Design parameterized_signed_alu, start of the top module:
module parameterized_signed_alu #(parameter in_data_width=16,out_data_width=16,arith_out_data_width=32)(
input signed [in_data_width-1:0]A,B,
input clk,rst,
input [3:0]alu_fn,
output shift_flag,arith_flag,logic_flag,cmp_flag,carry_out,
output [out_data_width-1:0]shift_out,logic_out,cmp_out,
output signed[arith_out_data_width-1:0] arith_out
);
Size in the first run: ~5900 cells after synthesis, about 70 flip-flops, about 120 I/O pins, ~43000 um^2 of cells after synthesis.
export LEC_CHECK = 0
export ABC_AREA = 0
export CAP_MARGIN = 35
export CELL_PAD_IN_SITES_DETAIL_PLACEMENT = 0
export CORE_MARGIN = 2
export CORE_UTILIZATION = 71
export CTS_CLUSTER_DIAMETER = 164
export HOLD_SLACK_MARGIN = -0.1
export MAX_ROUTING_LAYER = met4
export SETUP_SLACK_MARGIN = 4.51
export SLEW_MARGIN = 20
create_clock -name core_clock -period 81.4 [get_ports {clk}]
run.sh (not shown) runs the stock make flow with config.mk's settings and CLKGATE_MAP_FILE=.
The baseline aborted during global routing (5_1_grt) (GRT-0228).
Edit:
--- a/flow/config.mk
+++ b/flow/config.mk
@@ -11,7 +11,5 @@
 export CORE_MARGIN = 2
-export CORE_UTILIZATION = 71
-export CTS_CLUSTER_DIAMETER = 164
-export HOLD_SLACK_MARGIN = -0.1
+export CORE_UTILIZATION = 63
+export CTS_CLUSTER_DIAMETER = 27
 export MAX_ROUTING_LAYER = met4
-export SETUP_SLACK_MARGIN = 4.51
-export SLEW_MARGIN = 20
+export SLEW_MARGIN = 40
==> flow/constraint.sdc (replaced) <==
create_clock -name core_clock -period 116.0 [get_ports {clk}]
set_input_delay 23.2000 -clock core_clock [delete_from_list [all_inputs] [get_ports {clk}]]
set_output_delay 23.2000 -clock core_clock [all_outputs]
set_load 0.01 [all_outputs]
This time the run finished clean; area after synthesis stays the same; die area rose by 12%; synthesized cell count is unchanged.
Edit:
--- a/flow/config.mk
+++ b/flow/config.mk
@@ -7,3 +7,3 @@
 export LEC_CHECK = 0
-export ABC_AREA = 0
+export ABC_AREA = 1
 export CAP_MARGIN = 35
@@ -11,4 +11,5 @@
 export CORE_MARGIN = 2
-export CORE_UTILIZATION = 63
+export CORE_UTILIZATION = 68
 export CTS_CLUSTER_DIAMETER = 27
+export CTS_CLUSTER_SIZE = 74
 export MAX_ROUTING_LAYER = met4
=>
- flip-flop count is unchanged
- fmax grows by 2.6%
- die area went down by 8.0%
- first-iteration DRC count went down by 21%
- non-clock buffer count drops by 29

* * *

parameterized_signed_alu again, from the RTL that the note above started with.
make LEC_CHECK=0 CAP_MARGIN=20 CORE_MARGIN=2 CORE_UTILIZATION=40 GPL_ROUTABILITY_DRIVEN=0 PLACE_DENSITY_LB_ADDON=0.05 SLEW_MARGIN=20 finish   # period 85.0 ns
Then changed:
- CORE_UTILIZATION: 40 -> 58
- GPL_ROUTABILITY_DRIVEN: 0 -> unset
- PLACE_DENSITY_LB_ADDON: 0.05 -> unset
- clock period: 85.0 -> 72.6 ns (I/O delays scaled with it)
What happened: Now the flow aborted during global routing (5_1_grt), error GRT-0232. Synthesized area does not change. Synthesized cell count does not change. Die area fell by about 30%.

* * *

Setup of run A:
Starting RTL as in the previous note.
export LEC_CHECK = 0
export ABC_AREA = 0
export CAP_MARGIN = 35
export CELL_PAD_IN_SITES_DETAIL_PLACEMENT = 0
export CORE_MARGIN = 2
export CORE_UTILIZATION = 23
export CTS_CLUSTER_DIAMETER = 164
export MAX_ROUTING_LAYER = met4
export SLEW_MARGIN = 40
create_clock -name core_clock -period 86.1 [get_ports {clk}]
Every stage of the flow completed for run A, and the final layout passed the timing, DRC and antenna checks.
[inputs] run B vs run A
- CTS_CLUSTER_DIAMETER now 27, was 164
- CORE_UTILIZATION now 72, was 23
- PLACE_DENSITY_LB_ADDON now 0.24, previously not set
- TNS_END_PERCENT now 5, previously not set
- the clock period (ns, I/O delays scaled along) now 116.0, was 86.1
Run A went all the way through the flow, and no timing, DRC or antenna check failed. Run B finished end to end and its layout was clean on timing, DRC and antenna. The final reports for run B and run A show half-perimeter wire length after detailed placement lower in the former. Top fanout value on the critical path up 21 in run B wrt run A. Delta (run B minus run A): wire length shows a reduction of about 15%.
The following lists how run C was set up differently from run B:
- PLACE_DENSITY_LB_ADDON no longer set, was 0.24
- SLEW_MARGIN now 20, was 40
- MAX_ROUTING_LAYER no longer set, was met4
- CORE_UTILIZATION now 59, was 72
- ABC_AREA no longer set, was 0
- CTS_CLUSTER_DIAMETER no longer set, was 27
- CELL_PAD_IN_SITES_DETAIL_PLACEMENT no longer set, was 0
- CAP_MARGIN now 20, was 35
- TNS_END_PERCENT no longer set, was 5
- the clock period (ns, I/O delays scaled along) now 69.5, was 116.0
Results
What ended run C was a tool error in global routing (5_1_grt); the run never finished. Re number of clock sinks seen by CTS: no difference whatsoever between run C and run B. Re synthesized cell count: no difference whatsoever between run C and run B. Die area: run C higher than run B. Compared with run B, run C shows floorplan die width that has gone up by more than 10%. Comparing run B and run C, the higher count of placed standard cells including taps is on run C.
Input-level comparison between run D and run C:
- putting CELL_PAD_IN_SITES_GLOBAL_PLACEMENT at 3 where nothing was set
- swapping 59 for 40 in CORE_UTILIZATION
- putting GPL_ROUTABILITY_DRIVEN at 0 where nothing was set
- swapping 69.5 for 85.0 in the clock period (ns, I/O delays scaled along)
Run D went all the way through the flow, and no timing, DRC or antenna check failed.
Between run D and run C, the synthesized cell count does not differ in any meaningful way.
In the flow results for run D and run C, the area of placed instances is larger on run C.
Run D against run C: maximum buffer depth of the clock tree roughly the same; number of sinks handled by clock tree synthesis roughly the same; number of cells in the design after placement lower; HPWL reported at the end of detailed placement lower; buffer count from post-CTS setup fixing lower.
